## nickel
// neuron_intra_Nbits
module neuron_intra_Nbits #(
    parameter N = 16,
    parameter N_INPUTS = 16,
    parameter LOG_N_INPUTS = 4  
) (
    input  wire                         clk,
    input  wire                         rst,
    input  wire                         en,
    input  wire signed [N*N_INPUTS-1:0] W,     
    input  wire signed [N*N_INPUTS-1:0] X_N,   
    output reg signed [         N-1:0] Out
);
Size: roughly 16000 cells after synthesis, ~48 flip-flops, about 530 I/O pins.
clock: 8.92 ns
lec_check: 0
cap_margin: 15
cell_pad_in_sites_detail_placement: 0
cell_pad_in_sites_global_placement: 0
core_margin: 2
core_utilization: 72
cts_cluster_diameter: 234
cts_cluster_size: 34
gpl_routability_driven: 1
hold_slack_margin: 0.28
max_routing_layer: met5
setup_slack_margin: -0.58
slew_margin: 20
tns_end_percent: 40
run.sh (not shown) runs the stock make flow with config.mk's settings and CLKGATE_MAP_FILE=.
The flow for nickel finished, though final verification flagged negative setup slack.
Setup changes, nickel to indigo
- swapping 0 for 1 in CELL_PAD_IN_SITES_GLOBAL_PLACEMENT
- clearing CTS_CLUSTER_SIZE, which used to be 34
- swapping 15 for 20 in CAP_MARGIN
- clearing TNS_END_PERCENT, which used to be 40
- clearing CTS_CLUSTER_DIAMETER, which used to be 234
- swapping -0.58 for 1.87 in SETUP_SLACK_MARGIN
- clearing HOLD_SLACK_MARGIN, which used to be 0.28
- swapping 72 for 64 in CORE_UTILIZATION
- swapping 8.92 for 14.0 in the clock period (ns, I/O delays scaled along)
Results
Max via total after detailed routing across nickel and indigo: nickel
Comparing nickel against indigo, there is no change at all in final hold violation count.
indigo: all stages complete, timing, DRC and antenna checks passed
Critical path depth in indigo vs nickel: down about 8%
| area added between synthesis and finish | higher: nickel |
Design area, nickel and indigo, higher one = nickel.
When indigo is measured against nickel, its share of the clock period used by the worst path after layout turns out 40 points lower.
Wire length on met2 came out higher on indigo than on nickel.
The total routed wirelength in indigo sits 1.9% below the value recorded for nickel.
The following lists how fjord was set up differently from indigo:
- an added PLACE_DENSITY_LB_ADDON of 0.01
- a change of CORE_UTILIZATION from 64 to 24
- a change of the clock period (ns, I/O delays scaled along) from 14.0 to 22.5
[summary]
indigo completed end to end with timing, DRC and antenna clean. fjord finished all stages; the layout is clean. fjord vs indigo on met3 demand-to-capacity share in global routing: fjord is the lower one. Wire: fjord routes more than indigo. Delta (fjord minus indigo): final worst slack has increased, horizontal die dimension has increased. indigo → fjord: die area rose by 170%; sequential share of layout area stayed essentially flat.
### fjord -> tundra
- CTS_CLUSTER_SIZE: unset -> 10
- SETUP_SLACK_MARGIN: 1.87 -> 4.1
- TNS_END_PERCENT: unset -> 35
- HOLD_SLACK_MARGIN: unset -> -0.09
- MIN_ROUTING_LAYER: unset -> met2
- PLACE_DENSITY_LB_ADDON: 0.01 -> 0.09
- GPL_TIMING_DRIVEN: unset -> 1
- the clock period (ns, I/O delays scaled along): 22.5 -> 13.8
Results
Average vias per placed instance (tundra / fjord): 1.4
Fraction of area in registers essentially unchanged between tundra and fjord.
As far as final count of pins violating max slew goes, tundra and fjord are indistinguishable; the numbers are identical.
tundra vs fjord, capturing element of the worst setup path: acc[29] vs acc[31]
tundra: full flow OK, the timing, design-rule and antenna checks passed
tundra vs fjord: number of placed instances with taps included up by a few percent
Violation count after the first detailed-routing iteration in tundra is 12723 above fjord.
Summary of the comparison: final-layout fill cell count is lower in tundra, relative to fjord.
Changes in ember relative to tundra:
- HOLD_SLACK_MARGIN removed (was -0.09)
- SETUP_SLACK_MARGIN changed from 4.1 to 1.73
- PLACE_DENSITY_LB_ADDON removed (was 0.09)
- GPL_TIMING_DRIVEN removed (was 1)
- MIN_ROUTING_LAYER removed (was met2)
- CORE_UTILIZATION changed from 24 to 58
- TNS_END_PERCENT removed (was 35)
- CTS_CLUSTER_SIZE removed (was 10)
- ABC_AREA newly set to 1
- the clock period (ns, I/O delays scaled along) changed from 13.8 to 15.5
Notes after the runs:
- ember completed; timing, DRC and antenna clean
- Measured against each other, tundra and ember differ in synthesized cell count, the higher figure coming from ember.
- Non-clock buffer instance count of the final layout: ember vs tundra down 1106
- Looking at overall chip area, ember sits about 60% lower than tundra does.
- ember against tundra; area after synthesis is up by a few percent.
- ember -> tundra: sequential cell count delta 0, exact match
- When ember is set beside tundra, its wire length of the first global-routing pass turns out to be 200000 µm smaller.
- Number of fill cells | ember below tundra

* * *

neuron_intra_Nbits again, from the RTL that the note above started with.
export LEC_CHECK = 0
export ABC_AREA = 0
export CAP_MARGIN = 20
export CELL_PAD_IN_SITES_DETAIL_PLACEMENT = 2
export CELL_PAD_IN_SITES_GLOBAL_PLACEMENT = 2
export CORE_ASPECT_RATIO = 1.51
export CORE_MARGIN = 2
export CORE_UTILIZATION = 40
export CTS_CLUSTER_DIAMETER = 209
export MIN_ROUTING_LAYER = met2
export PLACE_DENSITY_LB_ADDON = 0.04
export SETUP_SLACK_MARGIN = -0.51
export SLEW_MARGIN = 40
export TNS_END_PERCENT = 40
create_clock -name core_clock -period 13.5 [get_ports {clk}]
The first run produced a layout that fails on antenna rules, setup timing.
Next try:
ABC_AREA = default   (was 0)
CAP_MARGIN = 10   (was 20)
CELL_PAD_IN_SITES_DETAIL_PLACEMENT = default   (was 2)
CELL_PAD_IN_SITES_GLOBAL_PLACEMENT = default   (was 2)
CORE_ASPECT_RATIO = default   (was 1.51)
CORE_MARGIN = 10   (was 2)
CORE_UTILIZATION = 22   (was 40)
CTS_CLUSTER_DIAMETER = 332   (was 209)
CTS_CLUSTER_SIZE = 71   (was default)
GPL_ROUTABILITY_DRIVEN = 0   (was default)
MAX_ROUTING_LAYER = met4   (was default)
MIN_ROUTING_LAYER = default   (was met2)
PLACE_DENSITY_LB_ADDON = default   (was 0.04)
SETUP_SLACK_MARGIN = 3.17   (was -0.51)
SLEW_MARGIN = 35   (was 40)
TNS_END_PERCENT = default   (was 40)
Result:
- The new run passed the timing, design-rule and antenna checks
- routed wire length came out lower by about a fifth
- first-iteration DRC count shrinks by well over a third
- non-clock buffer count came out lower by 179
- register-to-register slack gets worse by 0.32 ns
- final area came out higher by a few percent
- worst hold slack loses 0.0084 ns
Next try:
CAP_MARGIN = 20   (was 10)
CORE_ASPECT_RATIO = 1.16   (was default)
CORE_MARGIN = 2   (was 10)
CORE_UTILIZATION = 45   (was 22)
CTS_CLUSTER_DIAMETER = 95   (was 332)
CTS_CLUSTER_SIZE = 12   (was 71)
GPL_ROUTABILITY_DRIVEN = default   (was 0)
MAX_ROUTING_LAYER = default   (was met4)
PLACE_DENSITY_LB_ADDON = 0.11   (was default)
SETUP_SLACK_MARGIN = -0.96   (was 3.17)
SLEW_MARGIN = 10   (was 35)
TNS_END_PERCENT = 15   (was default)
What happened: The changed run completed with no timing, DRC or antenna violations. Sequential share of layout area hardly moves. Synthesized cell count is unchanged. Worst setup slack degrades by 0.62 ns. Utilization increases by 24 points. Count of clock-buffer cells in the layout goes down by 1. Via count went down by 3.6%. Cell area went down by 5.8%.
Next try:
CORE_ASPECT_RATIO = default   (was 1.16)
CORE_MARGIN = 10   (was 2)
CORE_UTILIZATION = 22   (was 45)
CTS_CLUSTER_DIAMETER = 332   (was 95)
CTS_CLUSTER_SIZE = 63   (was 12)
GPL_ROUTABILITY_DRIVEN = 0   (was default)
MAX_ROUTING_LAYER = met4   (was default)
PLACE_DENSITY_LB_ADDON = default   (was 0.11)
SETUP_SLACK_MARGIN = 3.17   (was -0.96)
SLEW_MARGIN = 20   (was 10)
TNS_END_PERCENT = default   (was 15)
Result: The changed run ran to the end with no violations; clock skew stays flat; die area rises by well over a third; final cell count went up by a quarter to a third; global-route usage fell by 16 points; design area climbs by a few percent; core utilization drops by 24 points; via count increases by a few percent.
